==> inputs of willow <==
Design comparator_latch, start of the top module:
module comparator_latch #
(
  parameter n_to_response_time = -1038,
  parameter p_to_response_time = -1020,
  parameter const_response_time = 1285,
  parameter n_to_tau = -1248,
  parameter p_to_tau = 1037,
  parameter const_tau = 1042,
  parameter n_to_response_time_lh = -1752,
  parameter p_to_response_time_lh = -1006,
  parameter const_response_time_lh = 1185,
  parameter n_to_tau_lh = 1131,
  parameter p_to_tau_lh = -1115,
  parameter const_tau_lh = 1529
)
(
  input clk,
  input reset,
  input sys_clk,
  input [15-1:0] n,
  input [15-1:0] p,
  output [35-1:0] out
);
  reg [17-1:0] state_cycle_counter;
  reg [1-1:0] prev_sys_clk;
  reg [35-1:0] o;
  wire [32-1:0] wait_time;
  wire [51-1:0] tau;
  wire [36-1:0] dvdt;
  wire [32-1:0] wait_time_lh;
  wire [59-1:0] tau_lh;
  wire [37-1:0] dodt;
  reg [32-1:0] fsm;
  localparam fsm_init = 0;
  wire [35-1:0] padr_0;
  wire [23-1:0] padr_bits_1;
  assign padr_bits_1 = 0;
  wire [29-1:0] truncR_2;
  wire [29-1:0] padl_3;
  wire [28-1:0] padl_bits_4;
  wire [1-1:0] toSInt_5;
  assign toSInt_5 = 0;
  wire [28-1:0] toSInt_imm_6;
  wire [27-1:0] const_7;
  assign const_7 = 27'd55364812;
  assign toSInt_imm_6 = { toSInt_5, const_7 };
  assign padl_bits_4 = toSInt_imm_6;
  assign padl_3 = { { 1{ padl_bits_4[27] } }, padl_bits_4 };
  assign truncR_2 = padl_3;
  wire [12-1:0] truncR_shift_8;
  assign truncR_shift_8 = truncR_2 >>> 17;
  wire [12-1:0] truncR_imm_9;
  assign truncR_imm_9 = (truncR_2[28])? truncR_shift_8[11:0] : truncR_2[28:17];
  assign padr_0 = { truncR_imm_9, padr_bits_1 };
  wire [32-1:0] padl_10;
  wire [18-1:0] padl_bits_11;
  wire [32-1:0] truncR_12;
  wire [32-1:0] padl_13;
  wire [17-1:0] padl_bits_14;
  wire [96-1:0] truncR_15;
  wire [163-1:0] truncval_16;
  wire [163-1:0] padl_17;
  wire [85-1:0] padl_bits_18;
  wire [85-1:0] padl_19;
  wire [52-1:0] padl_bits_20;
  wire [98-1:0] truncR_21;
  wire [107-1:0] truncval_22;
  wire [107-1:0] padl_23;
  wire [53-1:0] padl_bits_24;
  wire [53-1:0] padr_25;
  ...
==> flow/config.mk <==
export PLATFORM = sky130hd
export DESIGN_NAME = comparator_latch
export DESIGN_NICKNAME = comparator_latch
export VERILOG_FILES = /design/flow/design.v
export SDC_FILE = /design/flow/constraint.sdc
export NUM_CORES = 4
export LEC_CHECK = 0
export ABC_AREA = 1
export CAP_MARGIN = 20
export CORE_MARGIN = 2
export CORE_UTILIZATION = 40
export CTS_CLUSTER_DIAMETER = 100
export CTS_CLUSTER_SIZE = 99
export HOLD_SLACK_MARGIN = -0.1
export PLACE_DENSITY_LB_ADDON = 0.3
export SETUP_SLACK_MARGIN = -2.0
export SLEW_MARGIN = 20
export TNS_END_PERCENT = 95
==> flow/constraint.sdc <==
create_clock -name core_clock -period 26.0 [get_ports {clk}]
set_input_delay 5.2000 -clock core_clock [delete_from_list [all_inputs] [get_ports {clk}]]
set_output_delay 5.2000 -clock core_clock [all_outputs]
set_load 0.01 [all_outputs]
run.sh (not shown) runs the stock make flow with config.mk's settings and CLKGATE_MAP_FILE=.
==> inputs of juniper, as changes to willow <==
==> flow/config.mk (replaced) <==
export PLATFORM = sky130hd
export DESIGN_NAME = comparator_latch
export DESIGN_NICKNAME = comparator_latch
export VERILOG_FILES = /design/flow/design.v
export SDC_FILE = /design/flow/constraint.sdc
export NUM_CORES = 4
export LEC_CHECK = 0
export CAP_MARGIN = 20
export CORE_MARGIN = 2
export CORE_UTILIZATION = 66
export SLEW_MARGIN = 20
==> flow/constraint.sdc (replaced) <==
create_clock -name core_clock -period 14.6 [get_ports {clk}]
set_input_delay 2.9200 -clock core_clock [delete_from_list [all_inputs] [get_ports {clk}]]
set_output_delay 2.9200 -clock core_clock [all_outputs]
set_load 0.01 [all_outputs]
==> inputs of yarrow, as changes to willow <==
==> flow/config.mk (replaced) <==
export PLATFORM = sky130hd
export DESIGN_NAME = comparator_latch
export DESIGN_NICKNAME = comparator_latch
export VERILOG_FILES = /design/flow/design.v
export SDC_FILE = /design/flow/constraint.sdc
export NUM_CORES = 4
export LEC_CHECK = 0
export ABC_AREA = 1
export CAP_MARGIN = 20
export CORE_MARGIN = 2
export CORE_UTILIZATION = 71
export CTS_CLUSTER_DIAMETER = 272
export CTS_CLUSTER_SIZE = 96
export PLACE_DENSITY = 0.86
export SLEW_MARGIN = 20
==> flow/constraint.sdc (replaced) <==
create_clock -name core_clock -period 13.3 [get_ports {clk}]
set_input_delay 2.6600 -clock core_clock [delete_from_list [all_inputs] [get_ports {clk}]]
set_output_delay 2.6600 -clock core_clock [all_outputs]
set_load 0.01 [all_outputs]
==> results <==
	willow	yarrow	juniper
Status	complete, no violations	aborted with a tool error	finished with violations
Stage where the flow stopped	-	5_1_grt	-
Reasons for failing layout checks	-	-	setup timing
Taps Inserted	1890	-	1070
Width of the die	382 um	288 um	290 um
FILL cells	14400	-	5353
Clk tree area frac	0.00131	-	0.00120
Cell depth of the worst flop-to-flop path	9	-	7
Flop share of the area	0.00830	-	0.00751
Worst hold path stage count	2	-	1
Final tally of hold violations	0	-	0
Unique masters post-synth	59	59	84
Worst-Margin Slew	1130 ps	-	857 ps
